Setup of T:
// DT
module DT(
        input                   clk,
        input                   reset,
        output                  done,
        output                  sti_rd,
        output  [9:0]           sti_addr,
        input   [15:0]          sti_di,
        output                  res_wr,
        output                  res_rd,
        output  reg [13:0]      res_addr,
        output  reg [7:0]       res_do,
        input   [7:0]           res_di
        );
Settings: LEC_CHECK=0, ABC_AREA=1, CAP_MARGIN=20, CORE_ASPECT_RATIO=0.72, CORE_MARGIN=2, CORE_UTILIZATION=72, CTS_CLUSTER_DIAMETER=396, CTS_CLUSTER_SIZE=18, PLACE_DENSITY_LB_ADDON=0.01, SETUP_SLACK_MARGIN=1.15, SLEW_MARGIN=20; clock period 3.85 ns.
run.sh (not shown) runs the stock make flow with config.mk's settings and CLKGATE_MAP_FILE=.
T is listed as incomplete: the tool reported an error in clock tree synthesis and the run ended there.
#### Input delta (R over T)
- CTS_CLUSTER_SIZE: 18 -> unset
- CTS_CLUSTER_DIAMETER: 396 -> 232
- PLACE_DENSITY_LB_ADDON: 0.01 -> 0.19
- SETUP_SLACK_MARGIN: 1.15 -> unset
- CORE_ASPECT_RATIO: 0.72 -> unset
- the clock period (ns, I/O delays scaled along): 3.85 -> 6.92
--- outcome ---
Completing all stages was not enough for R: its layout failed the final checks because of negative setup slack.
XOR/XNOR share of the synthesized area came out exactly the same in R and T.
T → R: overall die area level; area after synthesis shows no meaningful change; area of the core region now larger; post-synthesis instance total now sits at about the same level.
Summary of the comparison: cell count after placement is lower in R, relative to T.
Chip area line of the yosys report came out exactly the same in R and T.
When the final numbers for R and T were put side by side, the global placement routability congestion turned out to be smaller in R.

========
## run a
DT again, from the RTL that the note above started with.
make LEC_CHECK=0 ABC_AREA=1 CAP_MARGIN=40 CORE_ASPECT_RATIO=0.5 CORE_MARGIN=10 CORE_UTILIZATION=57 CTS_CLUSTER_DIAMETER=266 CTS_CLUSTER_SIZE=98 SETUP_SLACK_MARGIN=-0.8 SLEW_MARGIN=20 TNS_END_PERCENT=20 finish   # period 9.0 ns
## Diff of input files: run b against run a
- CORE_UTILIZATION now 40, was 57
- CAP_MARGIN now 20, was 40
- ABC_AREA no longer set, was 1
- TNS_END_PERCENT no longer set, was 20
- CORE_MARGIN now 2, was 10
- CORE_ASPECT_RATIO no longer set, was 0.5
- CTS_CLUSTER_DIAMETER no longer set, was 266
- CTS_CLUSTER_SIZE no longer set, was 98
- SETUP_SLACK_MARGIN no longer set, was -0.8
==> comparison <==
Diff run a -> run b | multiplexer area fraction after synthesis | increase of 4.6 points
Diff run a -> run b | first-pass GRT wire length | down by more than 10%
Compared to run a, run b has layout overhead on the synthesized area 0.81 points higher.
Of run b and run a, the run reporting the higher cell count was run a.
Compared with run a, run b shows a higher final period utilization.
Sequential share of layout area: run b vs run a up 1.5 points
Run b vs run a — maximum frequency dropped by a few percent
Final standard cell area without fillers is higher on run a
Looking at number of buffers and inverters on the critical path, run b sits below run a.
Side by side, count of clock-net buffers in the final layout turned out lower in run b than in run a.

========
DT again, from the RTL that the note above started with.
make LEC_CHECK=0 ABC_AREA=1 CAP_MARGIN=20 CORE_ASPECT_RATIO=1.87 CORE_MARGIN=2 CORE_UTILIZATION=39 CTS_CLUSTER_DIAMETER=337 CTS_CLUSTER_SIZE=98 PLACE_DENSITY=0.36 SETUP_SLACK_MARGIN=-0.8 SLEW_MARGIN=20 TNS_END_PERCENT=20 finish   # period 9.0 ns
The baseline finished clean.
Next try:
- CTS_CLUSTER_DIAMETER: 337 -> 374
- PLACE_DENSITY: 0.36 -> default
Result:
- The changed run produced a clean layout
- utilization hardly moves
- non-clock buffer count stays the same
- synthesized area does not change
- power drops by 1.2%
- cell area is about the same
- global-route usage falls by 1.8 points
- first-iteration DRC count is higher by 40%
- wire length goes down by 8.2%
- cell count does not change
- die area stays the same
Next try:
- CAP_MARGIN: 20 -> 5
- CORE_ASPECT_RATIO: 1.87 -> 0.5
- CORE_UTILIZATION: 39 -> 59
- CTS_CLUSTER_DIAMETER: 374 -> 288
- CTS_CLUSTER_SIZE: 98 -> 100
- GPL_ROUTABILITY_DRIVEN: default -> 1
- PLACE_DENSITY: default -> 0.42
- SETUP_SLACK_MARGIN: -0.8 -> 2.63
Total power climbs by a few percent; hold slack is better by 0.019 ns; cell area grows by a few percent; clock-buffer cell count does not change.

========
Starting RTL as in the previous note.
==> flow/config.mk <==
export PLATFORM = sky130hd
export DESIGN_NAME = DT
export DESIGN_NICKNAME = DT
export VERILOG_FILES = /design/flow/design.v
export SDC_FILE = /design/flow/constraint.sdc
export NUM_CORES = 4
export LEC_CHECK = 0
export ABC_AREA = 0
export CAP_MARGIN = 0
export CORE_MARGIN = 7
export CORE_UTILIZATION = 40
export CTS_CLUSTER_DIAMETER = 63
export CTS_CLUSTER_SIZE = 24
export GPL_ROUTABILITY_DRIVEN = 0
export MAX_ROUTING_LAYER = met4
export PLACE_DENSITY = 0.41
export SLEW_MARGIN = 20
==> flow/constraint.sdc <==
create_clock -name core_clock -period 8.03 [get_ports {clk}]
set_input_delay 1.6060 -clock core_clock [delete_from_list [all_inputs] [get_ports {clk}]]
set_output_delay 1.6060 -clock core_clock [all_outputs]
set_load 0.01 [all_outputs]
The first run completed without violations.
Change:
==> flow/config.mk (replaced) <==
export PLATFORM = sky130hd
export DESIGN_NAME = DT
export DESIGN_NICKNAME = DT
export VERILOG_FILES = /design/flow/design.v
export SDC_FILE = /design/flow/constraint.sdc
export NUM_CORES = 4
export LEC_CHECK = 0
export CAP_MARGIN = 20
export CORE_MARGIN = 2
export CORE_UTILIZATION = 40
export SLEW_MARGIN = 20
==> flow/constraint.sdc (replaced) <==
create_clock -name core_clock -period 8.62 [get_ports {clk}]
set_input_delay 1.7240 -clock core_clock [delete_from_list [all_inputs] [get_ports {clk}]]
set_output_delay 1.7240 -clock core_clock [all_outputs]
set_load 0.01 [all_outputs]
Effect: Total power fell by 3.1%; count of clock-buffer cells in the layout went up by 1; core utilization went down by 0.42 points; register-to-register slack improves by 0.53 ns; critical path depth is unchanged; cell area fell by 0.90%; final cell count is lower by 0.56%.
Change:
--- a/flow/config.mk
+++ b/flow/config.mk
@@ -10 +10 @@
-export CORE_UTILIZATION = 40
+export CORE_UTILIZATION = 21
- core utilization went down by 22 points
- first-iteration DRC count goes down by 3.0%
- combinational power stays flat
Power and IR drop assume default switching activity.
